Setup of run 1:
## Circle_Area_Calculator
module Circle_Area_Calculator(clk, rst, radius, area);
  input wire clk, rst;
  input wire [31:0] radius;
  output reg [31:0] area;
  wire [31:0] Square_radius, Result;
  parameter Pi = 32'b01000000010010010000111111010000;
  FloatMultiplier_rounding FM0(.Multiplicand(radius), .Multiplier(radius), .Result(Square_radius));
  FloatMultiplier_rounding FM1(.Multiplicand(Square_radius), .Multiplier(Pi), .Result(Result));
  always @(posedge clk) begin
	if(rst) begin
		area[31:0] <= 1'b0;
	end else begin
		area[31:0] <= Result[31:0];
	end
  end
endmodule
For scale: about 4300 cells after synthesis, roughly 66 I/O pins, about 32000 sq um of cells after synthesis.
make LEC_CHECK=0 CAP_MARGIN=20 CORE_MARGIN=2 CORE_UTILIZATION=68 CTS_CLUSTER_SIZE=97 PLACE_DENSITY=0.37 SLEW_MARGIN=20 finish   # period 29.6 ns
run.sh (not shown) runs the stock make flow with config.mk's settings and CLKGATE_MAP_FILE=.
Run 1: no failed stages, no open violations at the end
For run 2, these inputs were changed with respect to run 1:
Settings: CTS_CLUSTER_SIZE no longer set, was 97; CORE_UTILIZATION now 40, was 68; PLACE_DENSITY no longer set, was 0.37; the clock period (ns, I/O delays scaled along) now 29.0, was 29.6.
[summary]
Re number of filler cells placed in the layout: run 1 was lower than run 2.
Comparing run 1 and run 2, hold slack is higher on run 1.
As of run 2, layout buffer count excluding clock buffers had risen by more than half compared to run 1.
Looking at master of the slowest instance on the critical path, the fa_1 result is from run 2; the fa_2 one comes from run 1.
Diff run 1 -> run 2: cell area reported after detailed placement higher; number of global-route vias before repair higher; global-route usage lower.
Of run 1 and run 2, the lower final weighted congestion of routability-driven global placement belongs to run 2.
### run 2 -> run 3
Settings: a change of CORE_UTILIZATION from 40 to 72; an added ABC_AREA of 1; a change of the clock period (ns, I/O delays scaled along) from 29.0 to 17.2.
[summary]
- Horizontal die size down 72 um in run 3 wrt run 2
- Summary — post-synthesis mux area share, run 3 relative to run 2: lower, by 0.61 points.
- Run 3: aborted in detailed placement (tool error)
- Run 2: flow completed, timing, DRC and antenna clean
- Summary of run 3 over run 2: synthesized cell count climbed 748, final weighted congestion in routability-driven placement climbed about 9%, synthesized cell area climbed about 0.54%.
- Looking at number of cell instances after yosys synthesis, run 3 sits above run 2.
- | area of the core region | run 3 vs run 2 | about 45% lower |
- When run 3 is measured against run 2, its summed standard-cell area reported by yosys turns out about 0.54% higher.
The inputs of run 4 differ from those of run 3 as listed below.
Settings: changing CORE_UTILIZATION from 72 to 68; setting TNS_END_PERCENT to 5 for the first time; changing the clock period (ns, I/O delays scaled along) from 17.2 to 24.5.
## What came out
- For run 4, the flow was terminated by a tool error in global routing and produced no final design.
- Compared with run 3, run 4 shows core region area higher by 7.1%.
- Re area after synthesis: no difference whatsoever between run 4 and run 3.
- When run 4 is set beside run 3, its initial standard-cell utilization of the core turns out to be 4.8 points smaller.

* * *

Circle_Area_Calculator again, from the RTL that the note above started with.
clock: 30.0 ns
lec_check: 0
abc_area: 1
cap_margin: 20
cell_pad_in_sites_detail_placement: 2
core_aspect_ratio: 0.99
core_margin: 3
core_utilization: 40
cts_cluster_diameter: 357
cts_cluster_size: 20
gpl_routability_driven: 0
place_density_lb_addon: 0.24
setup_slack_margin: 4.29
slew_margin: 20
tns_end_percent: 85
The baseline ended with an error in 4_1_cts.
Then changed:
- ABC_AREA: 1 -> 0
- CELL_PAD_IN_SITES_DETAIL_PLACEMENT: 2 -> unset
- CORE_ASPECT_RATIO: 0.99 -> unset
- CORE_MARGIN: 3 -> 2
- CORE_UTILIZATION: 40 -> 49
- CTS_CLUSTER_DIAMETER: 357 -> 80
- CTS_CLUSTER_SIZE: 20 -> 15
- GPL_ROUTABILITY_DRIVEN: 0 -> unset
- PLACE_DENSITY_LB_ADDON: 0.24 -> unset
- SETUP_SLACK_MARGIN: 4.29 -> unset
- TNS_END_PERCENT: 85 -> unset
=> The changed run completed without violations. Synthesized area is lower by 0.54%. Die area came out lower by about 20%. Synthesized cell count falls by about 15%.

* * *

lagoon:
Starting RTL as in the previous note.
==> flow/config.mk <==
export PLATFORM = sky130hd
export DESIGN_NAME = Circle_Area_Calculator
export DESIGN_NICKNAME = Circle_Area_Calculator
export VERILOG_FILES = /design/flow/design.v
export SDC_FILE = /design/flow/constraint.sdc
export NUM_CORES = 4
export LEC_CHECK = 0
export ABC_AREA = 1
export CAP_MARGIN = 10
export CORE_MARGIN = 2
export CORE_UTILIZATION = 72
export CTS_CLUSTER_DIAMETER = 341
export CTS_CLUSTER_SIZE = 37
export MAX_ROUTING_LAYER = met4
export SETUP_SLACK_MARGIN = 5.0
export SLEW_MARGIN = 20
==> flow/constraint.sdc <==
create_clock -name core_clock -period 27.6 [get_ports {clk}]
set_input_delay 5.5200 -clock core_clock [delete_from_list [all_inputs] [get_ports {clk}]]
set_output_delay 5.5200 -clock core_clock [all_outputs]
set_load 0.01 [all_outputs]
Stage in which a tool error killed lagoon: global routing.
Changes in zinc relative to lagoon:
--- a/flow/config.mk
+++ b/flow/config.mk
@@ -8,9 +8,6 @@
 export ABC_AREA = 1
-export CAP_MARGIN = 10
+export CAP_MARGIN = 5
 export CORE_MARGIN = 2
 export CORE_UTILIZATION = 72
-export CTS_CLUSTER_DIAMETER = 341
-export CTS_CLUSTER_SIZE = 37
-export MAX_ROUTING_LAYER = met4
-export SETUP_SLACK_MARGIN = 5.0
+export CTS_CLUSTER_DIAMETER = 140
 export SLEW_MARGIN = 20
==> flow/constraint.sdc <==
create_clock -name core_clock -period 16.2 [get_ports {clk}]
set_input_delay 3.2400 -clock core_clock [delete_from_list [all_inputs] [get_ports {clk}]]
set_output_delay 3.2400 -clock core_clock [all_outputs]
set_load 0.01 [all_outputs]
--- outcome ---
zinc failed in detailed placement with DPL-0038.
Comparing lagoon with zinc, the fraction of registers with async set or reset after synthesis came out essentially unchanged.
Placer's final routability congestion estimate on zinc is up relative to lagoon.
From lagoon to zinc, number of placed I/O pins did not move at all.
As far as synthesized cell count is concerned, zinc and lagoon perform about the same.
Count of flip-flops with a built-in enable after synthesis: lagoon vs zinc identical
Modified inputs, juniper compared to zinc
--- a/flow/config.mk
+++ b/flow/config.mk
@@ -7,7 +7,5 @@
 export LEC_CHECK = 0
-export ABC_AREA = 1
-export CAP_MARGIN = 5
+export CAP_MARGIN = 20
 export CORE_MARGIN = 2
-export CORE_UTILIZATION = 72
-export CTS_CLUSTER_DIAMETER = 140
+export CORE_UTILIZATION = 40
 export SLEW_MARGIN = 20
==> flow/constraint.sdc <==
create_clock -name core_clock -period 30.0 [get_ports {clk}]
set_input_delay 6.0000 -clock core_clock [delete_from_list [all_inputs] [get_ports {clk}]]
set_output_delay 6.0000 -clock core_clock [all_outputs]
set_load 0.01 [all_outputs]
## What came out
juniper: flow completed, timing, DRC and antenna clean. For zinc, the flow was terminated by a tool error in detailed placement and produced no final design. From zinc to juniper the numbers moved as follows: xor and xnor fraction of the mapped netlist area shows an increase of 0.38 points; post-synthesis share of cell area spent on and-or and or-and gates higher; number of standard cells after synthesis lower; total standard cell area after synthesis lost 180 um^2.
Modified inputs, indigo compared to juniper
--- a/flow/config.mk
+++ b/flow/config.mk
@@ -8,4 +8,6 @@
 export CAP_MARGIN = 20
+export CELL_PAD_IN_SITES_DETAIL_PLACEMENT = 2
 export CORE_MARGIN = 2
 export CORE_UTILIZATION = 40
+export HOLD_SLACK_MARGIN = 0.14
 export SLEW_MARGIN = 20
Results
Between indigo and juniper, the difference in die size is negligible.
indigo | ERROR | global routing
Placement-stage worst setup slack delta (indigo − juniper): unfavourable
Changes observed in indigo relative to juniper: area of the core now sits at about the same level, HPWL reported at the end of detailed placement +99%, total I/O pin count saw little to no change.
Re post-placement cell count: no difference whatsoever between juniper and indigo.
From juniper to indigo, routability congestion estimate did not move at all.
Input-level comparison between yarrow and indigo:
--- a/flow/config.mk
+++ b/flow/config.mk
@@ -7,7 +7,10 @@
 export LEC_CHECK = 0
+export ABC_AREA = 0
 export CAP_MARGIN = 20
-export CELL_PAD_IN_SITES_DETAIL_PLACEMENT = 2
 export CORE_MARGIN = 2
-export CORE_UTILIZATION = 40
-export HOLD_SLACK_MARGIN = 0.14
+export CORE_UTILIZATION = 23
+export CTS_CLUSTER_DIAMETER = 59
+export CTS_CLUSTER_SIZE = 99
+export PLACE_DENSITY = 0.81
 export SLEW_MARGIN = 20
+export TNS_END_PERCENT = 10
[summary]
- Status | yarrow and indigo | clean except indigo
- indigo failed in global routing with GRT-0232.
- indigo -> yarrow: area figure in the yosys stat output delta 0, exact match
- Diff indigo -> yarrow: area of the core region rose by about 70%; vertical die dimension +about 30%.

* * *

Circle_Area_Calculator again, from the RTL that the note above started with.
make LEC_CHECK=0 ABC_AREA=1 CAP_MARGIN=40 CORE_ASPECT_RATIO=0.92 CORE_MARGIN=2 CORE_UTILIZATION=72 CTS_CLUSTER_DIAMETER=140 HOLD_SLACK_MARGIN=0.29 PLACE_DENSITY_LB_ADDON=0.18 SETUP_SLACK_MARGIN=1.43 SLEW_MARGIN=20 finish   # period 16.2 ns
The baseline failed in 3_5_place_dp on DPL-0038.
Edit:
CAP_MARGIN = 20   (was 40)
CORE_ASPECT_RATIO = not set   (was 0.92)
CORE_UTILIZATION = 58   (was 72)
CTS_CLUSTER_DIAMETER = not set   (was 140)
HOLD_SLACK_MARGIN = not set   (was 0.29)
PLACE_DENSITY_LB_ADDON = not set   (was 0.18)
SETUP_SLACK_MARGIN = not set   (was 1.43)
clock period = 24.5 ns   (was 16.2 ns; I/O delays follow)
What happened: The new run finished with negative setup slack left; synthesized cell count is unchanged; die area grows by 24%; synthesized area does not change.
Edit:
ABC_AREA = not set   (was 1)
CORE_UTILIZATION = 50   (was 58)
TNS_END_PERCENT = 5   (was not set)
clock period = 15.6 ns   (was 24.5 ns; I/O delays follow)
Result: The new run completed and failed the layout checks on negative setup slack. Sequential share of layout area hardly moves. Cell count went down by 3.6%. Area after synthesis went down by 0.54%. Design area went up by 2.1%.
Edit:
CORE_UTILIZATION = 65   (was 50)
TNS_END_PERCENT = not set   (was 5)
clock period = 19.6 ns   (was 15.6 ns; I/O delays follow)
What happened: The changed run never finished: it broke off in 5_1_grt. Synthesized cell count stays the same. Area after synthesis is unchanged. Die area falls by 23%.
